## div
module div (
    input wire clk,
    input wire rst_n,
    input wire [32-1:0] dividend_i,     
    input wire [32-1:0] divisor_i,      
    input wire                       start_i,        
    input wire                       ctrl_ready_i,   
    input wire [                3:0] op_i,           
    output reg [32-1:0] result_o,   
    output reg busy_o,   
    output reg valid_o   
);
    typedef enum logic [3:0] {
        STATE_IDLE  = 4'b0001,
        STATE_START = 4'b0010,
        STATE_CALC  = 4'b0100,
        STATE_END   = 4'b1000
    } state_t;
    state_t state;
    reg [32-1:0] dividend_r;
    reg [32-1:0] divisor_r;
    reg [3:0] op_r;
    reg [31:0] count;
    reg [32-1:0] div_result;
    reg [32-1:0] div_remain;
    reg [32-1:0] minuend;
    reg invert_result;
    wire op_div = op_r[0];
    wire op_divu = op_r[1];
    wire op_rem = op_r[2];
    wire op_remu = op_r[3];
    wire [31:0] dividend_invert = (-dividend_r);
    wire [31:0] divisor_invert = (-divisor_r);
    wire minuend_ge_divisor = minuend >= divisor_r;
    wire [31:0] minuend_sub_res = minuend - divisor_r;
    wire [31:0] div_result_tmp = minuend_ge_divisor ? ({div_result[30:0], 1'b1}) : ({div_result[30:0], 1'b0});
    wire [31:0] minuend_tmp = minuend_ge_divisor ? minuend_sub_res[30:0] : minuend[30:0];
    wire [31:0] dividend_abs = dividend_r[31] ? -dividend_r : dividend_r;
    wire [31:0] divisor_abs = divisor_r[31] ? -divisor_r : divisor_r;
    always @(posedge clk) begin
        if (!rst_n) begin
            state         <= STATE_IDLE;
            result_o      <= 32'h0;
            div_result    <= 32'h0;
            div_remain    <= 32'h0;
            op_r          <= 4'h0;
  ...
==> flow/config.mk <==
export PLATFORM = sky130hd
export DESIGN_NAME = div
export DESIGN_NICKNAME = div
export VERILOG_FILES = /design/flow/design.v
export SDC_FILE = /design/flow/constraint.sdc
export NUM_CORES = 4
export LEC_CHECK = 0
export CAP_MARGIN = 20
export CELL_PAD_IN_SITES_DETAIL_PLACEMENT = 0
export CELL_PAD_IN_SITES_GLOBAL_PLACEMENT = 0
export CORE_ASPECT_RATIO = 1.81
export CORE_MARGIN = 2
export CORE_UTILIZATION = 72
export CTS_CLUSTER_SIZE = 85
export GPL_TIMING_DRIVEN = 1
export PLACE_DENSITY_LB_ADDON = 0.07
export SETUP_SLACK_MARGIN = 2.37
export SLEW_MARGIN = 30
==> flow/constraint.sdc <==
create_clock -name core_clock -period 8.71 [get_ports {clk}]
set_input_delay 1.7420 -clock core_clock [delete_from_list [all_inputs] [get_ports {clk}]]
set_output_delay 1.7420 -clock core_clock [all_outputs]
set_load 0.01 [all_outputs]
run.sh (not shown) runs the stock make flow with config.mk's settings and CLKGATE_MAP_FILE=.
Then changed:
==> flow/config.mk (replaced) <==
export PLATFORM = sky130hd
export DESIGN_NAME = div
export DESIGN_NICKNAME = div
export VERILOG_FILES = /design/flow/design.v
export SDC_FILE = /design/flow/constraint.sdc
export NUM_CORES = 4
export LEC_CHECK = 0
export CAP_MARGIN = 20
export CORE_MARGIN = 2
export CORE_UTILIZATION = 66
export CTS_CLUSTER_DIAMETER = 28
export SLEW_MARGIN = 20
==> flow/constraint.sdc (replaced) <==
create_clock -name core_clock -period 5.43 [get_ports {clk}]
set_input_delay 1.0860 -clock core_clock [delete_from_list [all_inputs] [get_ports {clk}]]
set_output_delay 1.0860 -clock core_clock [all_outputs]
set_load 0.01 [all_outputs]
After rerunning:
- The new run ran to the end with violations: negative setup slack
- global-route usage shrinks by 1.5 points
- synthesized cell count is unchanged
- worst setup slack gets worse by 2.7 ns
- die size grows by 8.6%
- cell area grows by 14%
- count of clock-buffer cells in the layout grows by 38
- synthesized area does not change
- utilization grows by 3.5 points
Then changed:
--- a/flow/config.mk
+++ b/flow/config.mk
@@ -10 +10 @@
-export CORE_UTILIZATION = 66
+export CORE_UTILIZATION = 72
@@ -11,0 +12 @@
+export PLACE_DENSITY_LB_ADDON = 0.24
@@ -12,0 +14 @@
+export TNS_END_PERCENT = 5
The new run reached the layout checks and failed them: negative setup slack.
Non-clock buffer count is lower by 26.
Sequential share of layout area came out higher by 1.1 points.
Count of clock-buffer cells in the layout falls by 7.
Power came out lower by 11%.
Combinational power climbs by about 3%.
Global-route usage rises by 6.3 points.
Final area went down by 4.6%.
Die size fell by 8.1%.
Then changed:
--- a/flow/config.mk
+++ b/flow/config.mk
@@ -10,3 +10,2 @@
-export CORE_UTILIZATION = 72
-export CTS_CLUSTER_DIAMETER = 28
-export PLACE_DENSITY_LB_ADDON = 0.24
+export CORE_UTILIZATION = 18
+export PLACE_DENSITY = 0.65
@@ -14 +12,0 @@
-export TNS_END_PERCENT = 5
==> flow/constraint.sdc (replaced) <==
create_clock -name core_clock -period 11.5 [get_ports {clk}]
set_input_delay 2.3000 -clock core_clock [delete_from_list [all_inputs] [get_ports {clk}]]
set_output_delay 2.3000 -clock core_clock [all_outputs]
set_load 0.01 [all_outputs]
This time the run finished with timing, DRC and antenna clean.
Clock-buffer cell count goes down by 18.
Final area goes down by 2.3%.
Fmax decreases by about 13%.

========
The RTL this note starts from:
==> flow/design.v <==
module div (
    input wire clk,
    input wire rst_n,
    input wire [32-1:0] dividend_i,     
    input wire [32-1:0] divisor_i,      
    input wire                       start_i,        
    input wire                       ctrl_ready_i,   
    input wire [                3:0] op_i,           
    output reg [32-1:0] result_o,   
    output reg busy_o,   
    output reg valid_o   
);
    typedef enum logic [3:0] {
        STATE_IDLE  = 4'b0001,
        STATE_START = 4'b0010,
        STATE_CALC  = 4'b0100,
        STATE_END   = 4'b1000
    } state_t;
    state_t state;
    reg [32-1:0] dividend_r;
    reg [32-1:0] divisor_r;
    reg [3:0] op_r;
    reg [31:0] count;
    reg [32-1:0] div_result;
    reg [32-1:0] div_remain;
    reg [32-1:0] minuend;
    reg invert_result;
    wire op_div = op_r[0];
    wire op_divu = op_r[1];
    wire op_rem = op_r[2];
    wire op_remu = op_r[3];
    wire [31:0] dividend_invert = (-dividend_r);
    wire [31:0] divisor_invert = (-divisor_r);
    wire minuend_ge_divisor = minuend >= divisor_r;
    wire [31:0] minuend_sub_res = minuend - divisor_r;
    wire [31:0] div_result_tmp = minuend_ge_divisor ? ({div_result[30:0], 1'b1}) : ({div_result[30:0], 1'b0});
    wire [31:0] minuend_tmp = minuend_ge_divisor ? minuend_sub_res[30:0] : minuend[30:0];
    wire [31:0] dividend_abs = dividend_r[31] ? -dividend_r : dividend_r;
    wire [31:0] divisor_abs = divisor_r[31] ? -divisor_r : divisor_r;
    always @(posedge clk) begin
        if (!rst_n) begin
            state         <= STATE_IDLE;
            result_o      <= 32'h0;
            div_result    <= 32'h0;
            div_remain    <= 32'h0;
            op_r          <= 4'h0;
            dividend_r    <= 32'h0;
            divisor_r     <= 32'h0;
            minuend       <= 32'h0;
            invert_result <= 1'b0;
            busy_o        <= 1'b0;
            valid_o       <= 1'b0;
            count         <= 32'h0;
        end else begin
            case (state)
                STATE_IDLE: begin
                    if (ctrl_ready_i) begin
                        valid_o <= 1'b0;
                        if (start_i == 1'b1) begin
                            op_r       <= op_i;
                            dividend_r <= dividend_i;
                            divisor_r  <= divisor_i;
                            state      <= STATE_START;
                            busy_o     <= 1'b1;
                        end else begin
                            op_r       <= 3'h0;
                            dividend_r <= 32'h0;
                            divisor_r  <= 32'h0;
                            result_o   <= 32'h0;
                            busy_o     <= 1'b0;
                        end
                    end
                end
                STATE_START: begin
                    valid_o <= 1'b0;
                    if (divisor_r == 32'h0) begin
                        if (op_div | op_divu) begin
                            result_o <= 32'hffffffff;
                        end else begin
                            result_o <= dividend_r;
                        end
                        state   <= STATE_IDLE;
                        busy_o  <= 1'b0;
                        valid_o <= 1'b1;
                    end else if (
                        (op_div | op_rem) ? (dividend_abs < divisor_abs) : (dividend_r < divisor_r)
                    ) begin
                        if (op_div) begin
                            result_o <= 32'b0;
                        end else if (op_rem) begin
                            result_o <= dividend_r;
                        end else if (op_divu) begin
                            result_o <= 32'b0;
                        end else if (op_remu) begin
                            result_o <= dividend_r;
                        end
                        state   <= STATE_IDLE;
                        busy_o  <= 1'b0;
                        valid_o <= 1'b1;
                    end else begin
                        busy_o     <= 1'b1;
                        count      <= 32'h40000000;
                        state      <= STATE_CALC;
                        div_result <= 32'h0;
                        div_remain <= 32'h0;
                        if (op_div | op_rem) begin
                            if (dividend_r[31] == 1'b1) begin
                                dividend_r <= dividend_invert;
                                minuend    <= dividend_invert[31];
                            end else begin
                                minuend <= dividend_r[31];
                            end
                            if (divisor_r[31] == 1'b1) begin
                                divisor_r <= divisor_invert;
                            end
                        end else begin
                            minuend <= dividend_r[31];
                        end
                        if ((op_div && (dividend_r[31] ^ divisor_r[31] == 1'b1))
                            || (op_rem && (dividend_r[31] == 1'b1))) begin
                            invert_result <= 1'b1;
                        end else begin
                            invert_result <= 1'b0;
                        end
                    end
                end
                STATE_CALC: begin
                    busy_o     <= 1'b1;
                    dividend_r <= {dividend_r[30:0], 1'b0};
                    div_result <= div_result_tmp;
                    count      <= {1'b0, count[31:1]};
                    if (|count) begin
                        minuend <= {minuend_tmp[30:0], dividend_r[30]};
                    end else begin
                        state <= STATE_END;
                        if (minuend_ge_divisor) begin
                            div_remain <= minuend_sub_res;
                        end else begin
                            div_remain <= minuend;
                        end
                    end
                end
                STATE_END: begin
                    state   <= STATE_IDLE;
                    busy_o  <= 1'b0;
                    valid_o <= 1'b1;
                    if (op_div | op_divu) begin
                        if (invert_result) begin
                            result_o <= (-div_result);
                        end else begin
                            result_o <= div_result;
                        end
                    end else begin
                        if (invert_result) begin
                            result_o <= (-div_remain);
                        end else begin
                            result_o <= div_remain;
                        end
                    end
                end
            endcase
        end
    end
endmodule
==> flow/config.mk <==
export PLATFORM = sky130hd
export DESIGN_NAME = div
export DESIGN_NICKNAME = div
export VERILOG_FILES = /design/flow/design.v
export SDC_FILE = /design/flow/constraint.sdc
export NUM_CORES = 4
export LEC_CHECK = 0
export CAP_MARGIN = 20
export CORE_MARGIN = 2
export CORE_UTILIZATION = 44
export PLACE_DENSITY = 0.65
export SLEW_MARGIN = 20
==> flow/constraint.sdc <==
create_clock -name core_clock -period 4.71 [get_ports {clk}]
set_input_delay 0.9420 -clock core_clock [delete_from_list [all_inputs] [get_ports {clk}]]
set_output_delay 0.9420 -clock core_clock [all_outputs]
set_load 0.01 [all_outputs]
The baseline completed and failed the layout checks on negative setup slack.
Rerun with:
CORE_UTILIZATION = 40   (was 44)
clock period = 6.68 ns   (was 4.71 ns; I/O delays follow)
This time the run finished clean.
Worst setup slack improved by 0.89 ns.
Worst hold slack improved by 0.0097 ns.
Routed wire length goes down by a few percent.
Rerun with:
CAP_MARGIN = 40   (was 20)
CORE_UTILIZATION = 72   (was 40)
CTS_CLUSTER_DIAMETER = 27   (was unset)
CTS_CLUSTER_SIZE = 41   (was unset)
SETUP_SLACK_MARGIN = 0.71   (was unset)
clock period = 5.94 ns   (was 6.68 ns; I/O delays follow)
Result:
- The new run stopped in global routing on GRT-0232
- area after synthesis does not change
- die size shrinks by 44%
- synthesized cell count is unchanged
Rerun with:
CAP_MARGIN = 20   (was 40)
CORE_UTILIZATION = 40   (was 72)
CTS_CLUSTER_DIAMETER = unset   (was 27)
CTS_CLUSTER_SIZE = unset   (was 41)
MAX_ROUTING_LAYER = met4   (was unset)
PLACE_DENSITY = unset   (was 0.65)
SETUP_SLACK_MARGIN = 0.8   (was 0.71)
TNS_END_PERCENT = 75   (was unset)
clock period = 8.0 ns   (was 5.94 ns; I/O delays follow)
After rerunning: The new run ran to the end with no violations. Die area grows by 78%. Synthesized area stays the same. Synthesized cell count does not change.
Power and IR drop assume default switching activity.
